Setup of nickel:
// unified_computing_system
module unified_computing_system (
    input      [15:0] d_a,           
    input      [15:0] d_b,           
    input      [1:0]  op_code,       
    input             clk,
    input             rstn,
    input             en_a,           
    input             en_b,           
    input             en_result,      
    input             cin,            
    input             bin,            
    output reg [31:0] result,         
    output reg [15:0] remainder,      
    output reg        cout,           
    output reg        bout,           
    output reg        overflow_flag,  
    output reg        error_flag      
);
Settings: LEC_CHECK=0, ABC_AREA=1, CAP_MARGIN=20, CORE_MARGIN=2, CORE_UTILIZATION=69, CTS_CLUSTER_DIAMETER=370, CTS_CLUSTER_SIZE=99, GPL_ROUTABILITY_DRIVEN=0, PLACE_DENSITY=0.37, SLEW_MARGIN=20, TNS_END_PERCENT=10; clock period 12.7 ns.
run.sh (not shown) runs the stock make flow with config.mk's settings and CLKGATE_MAP_FILE=.
nickel did not run to completion, as it errored out during global routing.
[inputs] violet vs nickel
# nickel
export LEC_CHECK = 0
export ABC_AREA = 1
export CAP_MARGIN = 20
export CORE_MARGIN = 2
export CORE_UTILIZATION = 69
export CTS_CLUSTER_DIAMETER = 370
export CTS_CLUSTER_SIZE = 99
export GPL_ROUTABILITY_DRIVEN = 0
export PLACE_DENSITY = 0.37
export SLEW_MARGIN = 20
export TNS_END_PERCENT = 10
create_clock -name core_clock -period 12.7 [get_ports {clk}]
# violet
export LEC_CHECK = 0
export ABC_AREA = 1
export CAP_MARGIN = 20
export CORE_MARGIN = 2
export CORE_UTILIZATION = 67
export CTS_CLUSTER_SIZE = 97
export SLEW_MARGIN = 20
create_clock -name core_clock -period 30.0 [get_ports {clk}]
### Flow results
- violet has completed all stages; timing, DRC and antenna checks passed.
- nickel never completed, since it errored out during global routing.
- The vertical die dimension number comes out lower for nickel vs violet.
- On share of flip-flops with an asynchronous set or reset, violet and nickel are basically level.
- Pre-CTS worst setup slack in violet is 12390 ps above nickel.
- Diff nickel -> violet | floorplan die area | up by a few percent
- In violet the pre-placement core utilization turned out 2.1 points lower than in nickel.
- violet ended up with a lower number of cells after detailed placement than nickel did.
- Status: complex-gate fraction of the synthesized area parity (violet, nickel)
- Row count: higher on violet
- Summary of violet over nickel: detailed placer's ending HPWL decreased by 14% relative to the old numbers, number of cells upsized or downsized after cts decreased by 116 relative to the old numbers, placeable core region increased by about 3% relative to the old numbers.
Modified inputs, raven compared to violet
# violet
export LEC_CHECK = 0
export ABC_AREA = 1
export CAP_MARGIN = 20
export CORE_MARGIN = 2
export CORE_UTILIZATION = 67
export CTS_CLUSTER_SIZE = 97
export SLEW_MARGIN = 20
create_clock -name core_clock -period 30.0 [get_ports {clk}]
# raven
export LEC_CHECK = 0
export ABC_AREA = 1
export CAP_MARGIN = 20
export CORE_MARGIN = 2
export CORE_UTILIZATION = 40
export GPL_ROUTABILITY_DRIVEN = 0
export SLEW_MARGIN = 20
create_clock -name core_clock -period 26.0 [get_ports {clk}]
==> results <==
The multi-input logic portion of the cell area in raven sits 2.9 points below the value recorded for violet. raven vs. violet: final period utilization went up by 2.9 points. sky130_fd_sc_hd__ha_1 as the cell with the largest stage delay on the worst path was reported by violet, and sky130_fd_sc_hd__dfxtp_1 by raven.
The inputs of maple differ from those of raven as listed below.
# raven
export LEC_CHECK = 0
export ABC_AREA = 1
export CAP_MARGIN = 20
export CORE_MARGIN = 2
export CORE_UTILIZATION = 40
export GPL_ROUTABILITY_DRIVEN = 0
export SLEW_MARGIN = 20
create_clock -name core_clock -period 26.0 [get_ports {clk}]
# maple
export LEC_CHECK = 0
export ABC_AREA = 1
export CAP_MARGIN = 0
export CORE_MARGIN = 2
export CORE_UTILIZATION = 60
export GPL_ROUTABILITY_DRIVEN = 0
export HOLD_SLACK_MARGIN = 0.02
export SETUP_SLACK_MARGIN = 5.0
export SLEW_MARGIN = 5
export TNS_END_PERCENT = 95
create_clock -name core_clock -period 26.0 [get_ports {clk}]
==> results <==
- Per the comparison of maple with raven, sequential share of cell area decreased by 0.44 points relative to the old numbers.
- Count of inserted tapcells in maple vs raven: down 227
- As far as synthesized cell count goes, raven and maple are indistinguishable; the numbers are identical.
- Cmp raven and maple / post-route minimum period / lower: raven
- Taking raven over maple, the final area ratio works out to 0.933.
- From raven to maple the numbers moved as follows: number of antenna violations at the first check in global routing barely changed; placement-stage cell area barely changed.
- maple against raven: die area decreased about 33%, sequential standard cell area about even.
Input changes introduced in harbor (baseline for comparison: maple):
# maple
export LEC_CHECK = 0
export ABC_AREA = 1
export CAP_MARGIN = 0
export CORE_MARGIN = 2
export CORE_UTILIZATION = 60
export GPL_ROUTABILITY_DRIVEN = 0
export HOLD_SLACK_MARGIN = 0.02
export SETUP_SLACK_MARGIN = 5.0
export SLEW_MARGIN = 5
export TNS_END_PERCENT = 95
create_clock -name core_clock -period 26.0 [get_ports {clk}]
# harbor
export LEC_CHECK = 0
export ABC_AREA = 1
export CAP_MARGIN = 0
export CELL_PAD_IN_SITES_DETAIL_PLACEMENT = 1
export CELL_PAD_IN_SITES_GLOBAL_PLACEMENT = 3
export CORE_MARGIN = 2
export CORE_UTILIZATION = 52
export GPL_ROUTABILITY_DRIVEN = 0
export GPL_TIMING_DRIVEN = 0
export HOLD_SLACK_MARGIN = 0.02
export MAX_ROUTING_LAYER = met4
export PLACE_DENSITY = 0.54
export SETUP_SLACK_MARGIN = 5.0
export SLEW_MARGIN = 5
export TNS_END_PERCENT = 95
create_clock -name core_clock -period 40.3 [get_ports {clk}]
--- outcome ---
- harbor did not make it past global placement without I/O, where a tool error ended it.
- Adder and majority gate portion of the synthesized area came out exactly the same in maple and harbor.
- Against maple, cell row count in harbor rose by a little under 10%.
- Sort maple and harbor by height of the die, descending, and harbor comes first.
- Initial core utilization: harbor < maple
- Chip area, maple and harbor, higher one = harbor.
- As of harbor, die span in x had risen by a little under 10% compared to maple.
- Comparing harbor against maple, there is no change at all in fraction of the mapped netlist area in compound gates.
- Diff harbor..maple | number of cells in Yosys stat | unchanged
The inputs of fjord differ from those of harbor as listed below.
# harbor
export LEC_CHECK = 0
export ABC_AREA = 1
export CAP_MARGIN = 0
export CELL_PAD_IN_SITES_DETAIL_PLACEMENT = 1
export CELL_PAD_IN_SITES_GLOBAL_PLACEMENT = 3
export CORE_MARGIN = 2
export CORE_UTILIZATION = 52
export GPL_ROUTABILITY_DRIVEN = 0
export GPL_TIMING_DRIVEN = 0
export HOLD_SLACK_MARGIN = 0.02
export MAX_ROUTING_LAYER = met4
export PLACE_DENSITY = 0.54
export SETUP_SLACK_MARGIN = 5.0
export SLEW_MARGIN = 5
export TNS_END_PERCENT = 95
create_clock -name core_clock -period 40.3 [get_ports {clk}]
# fjord
export LEC_CHECK = 0
export CAP_MARGIN = 20
export CORE_MARGIN = 2
export CORE_UTILIZATION = 72
export PLACE_DENSITY_LB_ADDON = 0.01
export SLEW_MARGIN = 20
create_clock -name core_clock -period 26.5 [get_ports {clk}]
Findings:
- Completing all stages was not enough for fjord: its layout failed the final checks because of negative setup slack.
- Delta (fjord minus harbor): post-synthesis instance total fell 525, vertical die size decreased 35 um, area after synthesis shows a reduction of 1100 sq um, cell count listed in synth_stat.txt lower, mux share of post-synthesis cell area rose 3.3 points.
- Sequential area share after synthesis in fjord is 0.41 points above harbor.

* * *

Starting RTL as in the previous note.
==> flow/design.v (excerpt) <==
module unified_computing_system (
    input      [15:0] d_a,           
    input      [15:0] d_b,           
    input      [1:0]  op_code,       
    input             clk,
    input             rstn,
    input             en_a,           
    input             en_b,           
    input             en_result,      
    input             cin,            
    input             bin,            
    output reg [31:0] result,         
    output reg [15:0] remainder,      
    output reg        cout,           
    output reg        bout,           
    output reg        overflow_flag,  
    output reg        error_flag      
);
Settings: LEC_CHECK=0, ABC_AREA=1, CAP_MARGIN=15, CELL_PAD_IN_SITES_DETAIL_PLACEMENT=1, CELL_PAD_IN_SITES_GLOBAL_PLACEMENT=3, CORE_MARGIN=2, CORE_UTILIZATION=52, CTS_CLUSTER_SIZE=71, GPL_ROUTABILITY_DRIVEN=0, GPL_TIMING_DRIVEN=0, HOLD_SLACK_MARGIN=0.02, MAX_ROUTING_LAYER=met4, PLACE_DENSITY=0.54, SETUP_SLACK_MARGIN=5.0, SLEW_MARGIN=5, TNS_END_PERCENT=95; clock period 40.3 ns.
The starting point did not get past global placement without I/O (3_1_place_gp_skip_io) (GPL-0301).
==> next run, changes <==
ABC_AREA = unset   (was 1)
CAP_MARGIN = 20   (was 15)
CELL_PAD_IN_SITES_DETAIL_PLACEMENT = unset   (was 1)
CELL_PAD_IN_SITES_GLOBAL_PLACEMENT = unset   (was 3)
CORE_UTILIZATION = 66   (was 52)
CTS_CLUSTER_SIZE = unset   (was 71)
GPL_ROUTABILITY_DRIVEN = unset   (was 0)
GPL_TIMING_DRIVEN = unset   (was 0)
HOLD_SLACK_MARGIN = unset   (was 0.02)
MAX_ROUTING_LAYER = unset   (was met4)
PLACE_DENSITY = unset   (was 0.54)
SETUP_SLACK_MARGIN = unset   (was 5.0)
SLEW_MARGIN = 20   (was 5)
TNS_END_PERCENT = unset   (was 95)
clock period = 14.1 ns   (was 40.3 ns; I/O delays follow)
What happened: Now the flow produced a layout that fails on max-capacitance violations, max-slew violations, negative setup slack. Synthesized cell count falls by 17%. Die area goes down by about 25%. Area after synthesis went down by 5.0%.
==> next run, changes <==
CORE_UTILIZATION = 68   (was 66)
PLACE_DENSITY_LB_ADDON = 0.07   (was unset)
TNS_END_PERCENT = 5   (was unset)
clock period = 26.0 ns   (was 14.1 ns; I/O delays follow)
Outcome: With this change the flow finished with negative setup slack left. Synthesized cell count stays the same. Wire length came out lower by a quarter to a third. Sequential share of layout area grows by 0.85 points. Flip-flop count does not change. Clock-buffer cell count shrinks by 1. Via count shrinks by about a fifth. Utilization falls by 8.7 points. Final area went down by roughly a tenth.
==> next run, changes <==
ABC_AREA = 1   (was unset)
CELL_PAD_IN_SITES_DETAIL_PLACEMENT = 0   (was unset)
CELL_PAD_IN_SITES_GLOBAL_PLACEMENT = 1   (was unset)
CORE_ASPECT_RATIO = 0.54   (was unset)
CORE_MARGIN = 4   (was 2)
CORE_UTILIZATION = 41   (was 68)
MAX_ROUTING_LAYER = met5   (was unset)
PLACE_DENSITY_LB_ADDON = 0.06   (was 0.07)
TNS_END_PERCENT = unset   (was 5)
Result: Now the flow produced a clean layout; count of clock-buffer cells in the layout rose by 1; wire length rose by 12%; design area rose by 5.7%; global-route usage fell by 16 points; setup slack gets better by 1800 ps; clock skew rose by 5.8 ps; die area rose by 79%; sequential share of layout area fell by 0.36 points; sequential cell count stays the same.
